==> v7: inputs <==
==> flow/design.v <==
module distortion_correction #(
    parameter DATA_WIDTH = 16,
    parameter H_RES = 1280,
    parameter V_RES = 720
)(
    input clk,
    input rst_n,
    input [15:0] fx, fy,       
    input [15:0] cx, cy,       
    input [15:0] k1, k2, k3,   
    input valid_params,
    input [DATA_WIDTH-1:0] vin_data,
    input vin_de, vin_vs, vin_hs,
    input [9:0] pixel_x, pixel_y,
    output reg [DATA_WIDTH-1:0] vout_data,
    output reg vout_de, vout_vs, vout_hs,
    input [15:0] ram_rd_data,
    output reg [19:0] ram_rd_addr,
    output reg ram_rd_en
);
    localparam IDLE = 2'b00;
    localparam CALC = 2'b01;
    localparam WAIT = 2'b10;
    localparam OUT  = 2'b11;
    reg [1:0] state, next_state;
    reg signed [15:0] x_norm, y_norm;       
    reg signed [31:0] x2, y2, r2;           
    reg signed [31:0] r4, r6;               
    reg signed [31:0] distortion_factor;    
    reg signed [15:0] x_distorted, y_distorted;   
    reg [9:0] corrected_x, corrected_y;     
    reg [9:0] px_d1, py_d1, px_d2, py_d2;
    reg de_d1, vs_d1, hs_d1;
    reg de_d2, vs_d2, hs_d2;
    reg de_d3, vs_d3, hs_d3;
    reg [2:0] calc_cnt;
    always @(posedge clk or negedge rst_n) begin
        if (!rst_n) begin
            state <= IDLE;
        end else begin
            state <= next_state;
        end
    end
    always @(*) begin
        case (state)
            IDLE: next_state = (vin_de && valid_params) ? CALC : IDLE;
            CALC: next_state = (calc_cnt == 3'd4) ? WAIT : CALC;
            WAIT: next_state = OUT;
            OUT:  next_state = IDLE;
            default: next_state = IDLE;
        endcase
    end
    always @(posedge clk or negedge rst_n) begin
        if (!rst_n) begin
            calc_cnt <= 0;
            x_norm <= 0; y_norm <= 0;
            x2 <= 0; y2 <= 0; r2 <= 0;
            r4 <= 0; r6 <= 0;
            distortion_factor <= 0;
            x_distorted <= 0; y_distorted <= 0;
            corrected_x <= 0; corrected_y <= 0;
        end else begin
            case (state)
                IDLE: begin
                    calc_cnt <= 0;
                    if (vin_de && valid_params) begin
                        x_norm <= (pixel_x - cx);
                        y_norm <= (pixel_y - cy);
                    end
                end
                CALC: begin
                    calc_cnt <= calc_cnt + 1;
                    case (calc_cnt)
                        3'd0: begin
                            x2 <= x_norm * x_norm;
                            y2 <= y_norm * y_norm;
                        end
                        3'd1: begin
                            r2 <= x2 + y2;
                        end
                        3'd2: begin
                            r4 <= (r2 * r2) >> 16;   
                            r6 <= (r2 * r2 * r2) >> 24;
                        end
                        3'd3: begin
                            distortion_factor <= 32'h10000 + 
                                               ((k1 * r2) >> 8) + 
                                               ((k2 * r4) >> 8) + 
                                               ((k3 * r6) >> 8);
                        end
                        3'd4: begin
                            x_distorted <= (x_norm * distortion_factor) >> 16;
                            y_distorted <= (y_norm * distortion_factor) >> 16;
                        end
                    endcase
                end
                WAIT: begin
                    corrected_x <= cx + x_distorted;
                    corrected_y <= cy + y_distorted;
                end
                default: begin
                    calc_cnt <= 0;
                end
            endcase
        end
    end
    wire in_bounds = (corrected_x < H_RES) && (corrected_y < V_RES) && 
                    (corrected_x >= 0) && (corrected_y >= 0);
    always @(posedge clk or negedge rst_n) begin
        if (!rst_n) begin
            px_d1 <= 0; py_d1 <= 0; px_d2 <= 0; py_d2 <= 0;
            de_d1 <= 0; vs_d1 <= 0; hs_d1 <= 0;
            de_d2 <= 0; vs_d2 <= 0; hs_d2 <= 0;
            de_d3 <= 0; vs_d3 <= 0; hs_d3 <= 0;
            ram_rd_addr <= 0;
            ram_rd_en <= 0;
            vout_data <= 0;
            vout_de <= 0; vout_vs <= 0; vout_hs <= 0;
        end else begin
            px_d1 <= pixel_x; py_d1 <= pixel_y;
            px_d2 <= px_d1;   py_d2 <= py_d1;
            de_d1 <= vin_de; vs_d1 <= vin_vs; hs_d1 <= vin_hs;
            de_d2 <= de_d1;  vs_d2 <= vs_d1;  hs_d2 <= hs_d1;
            de_d3 <= de_d2;  vs_d3 <= vs_d2;  hs_d3 <= hs_d2;
            if (state == OUT) begin
                if (valid_params && de_d3 && in_bounds) begin
                    ram_rd_addr <= corrected_y * H_RES + corrected_x;
                    ram_rd_en <= 1'b1;
                end else begin
                    ram_rd_addr <= py_d2 * H_RES + px_d2;
                    ram_rd_en <= de_d3;
                end
            end else begin
                ram_rd_en <= 1'b0;
            end
            vout_data <= ram_rd_data;
            vout_de <= de_d3;
            vout_vs <= vs_d3;
            vout_hs <= hs_d3;
        end
    end
endmodule
==> flow/run.sh <==
#!/bin/bash
# the make line also repeats each setting of config.mk as NAME=value (left out here)
make -C /OpenROAD-flow-scripts/flow DESIGN_CONFIG=/design/flow/config.mk WORK_HOME=/design/flow/orfs CLKGATE_MAP_FILE= finish
==> flow/config.mk <==
export PLATFORM = sky130hd
export DESIGN_NAME = distortion_correction
export DESIGN_NICKNAME = distortion_correction
export VERILOG_FILES = /design/flow/design.v
export SDC_FILE = /design/flow/constraint.sdc
export NUM_CORES = 4
export LEC_CHECK = 0
export CAP_MARGIN = 20
export CORE_MARGIN = 2
export CORE_UTILIZATION = 72
export PLACE_DENSITY_LB_ADDON = 0.01
export SETUP_SLACK_MARGIN = 3.81
export SLEW_MARGIN = 20
==> flow/constraint.sdc <==
create_clock -name core_clock -period 12.8 [get_ports {clk}]
set_input_delay 2.5600 -clock core_clock [delete_from_list [all_inputs] [get_ports {clk}]]
set_output_delay 2.5600 -clock core_clock [all_outputs]
set_load 0.01 [all_outputs]
==> inputs of v35, as changes to v7 <==
Settings changed: CORE_UTILIZATION 72 to 40, PLACE_DENSITY_LB_ADDON 0.01 to default, SETUP_SLACK_MARGIN 3.81 to 4.79.
==> flow/constraint.sdc (replaced) <==
create_clock -name core_clock -period 16.9 [get_ports {clk}]
set_input_delay 3.3800 -clock core_clock [delete_from_list [all_inputs] [get_ports {clk}]]
set_output_delay 3.3800 -clock core_clock [all_outputs]
set_load 0.01 [all_outputs]
==> inputs of v14, as changes to v7 <==
Settings changed: ABC_AREA from default to 1, CAP_MARGIN 20 to 0, CELL_PAD_IN_SITES_DETAIL_PLACEMENT from default to 0, CTS_CLUSTER_DIAMETER from default to 28, CTS_CLUSTER_SIZE from default to 56, GPL_TIMING_DRIVEN from default to 1, HOLD_SLACK_MARGIN from default to 0.11, PLACE_DENSITY from default to 0.64, PLACE_DENSITY_LB_ADDON 0.01 to default, SETUP_SLACK_MARGIN 3.81 to 2.68, TNS_END_PERCENT from default to 80.
==> flow/constraint.sdc (replaced) <==
create_clock -name core_clock -period 9.56 [get_ports {clk}]
set_input_delay 1.9120 -clock core_clock [delete_from_list [all_inputs] [get_ports {clk}]]
set_output_delay 1.9120 -clock core_clock [all_outputs]
set_load 0.01 [all_outputs]
==> inputs of v11, as changes to v7 <==
Settings changed: ABC_AREA from default to 1, CAP_MARGIN 20 to 15, CTS_CLUSTER_DIAMETER from default to 223, PLACE_DENSITY_LB_ADDON 0.01 to default, SETUP_SLACK_MARGIN 3.81 to 2.79.
==> flow/constraint.sdc (replaced) <==
create_clock -name core_clock -period 10.5 [get_ports {clk}]
set_input_delay 2.1000 -clock core_clock [delete_from_list [all_inputs] [get_ports {clk}]]
set_output_delay 2.1000 -clock core_clock [all_outputs]
set_load 0.01 [all_outputs]
==> results <==
The lowest first-iteration DRC count belongs to v35, the highest to v14. Against v7, the clock skew of v14 is higher by 0.0058 ns. v14 finished but fails on negative setup slack. v35 finished clean. v7 produced a layout that fails on negative setup slack. v11 completed and failed the layout checks on negative setup slack. Against v35, the register-to-register slack of v7 is lower by 3.8 ns. Between v14 and v35, the lower global-route usage is in v35 (gap 24 points). Utilization: v7 is higher than v35 (37 points). The lowest non-clock buffer count belongs to v35, the highest to v14. The highest maximum frequency belongs to v14, the lowest to v35.
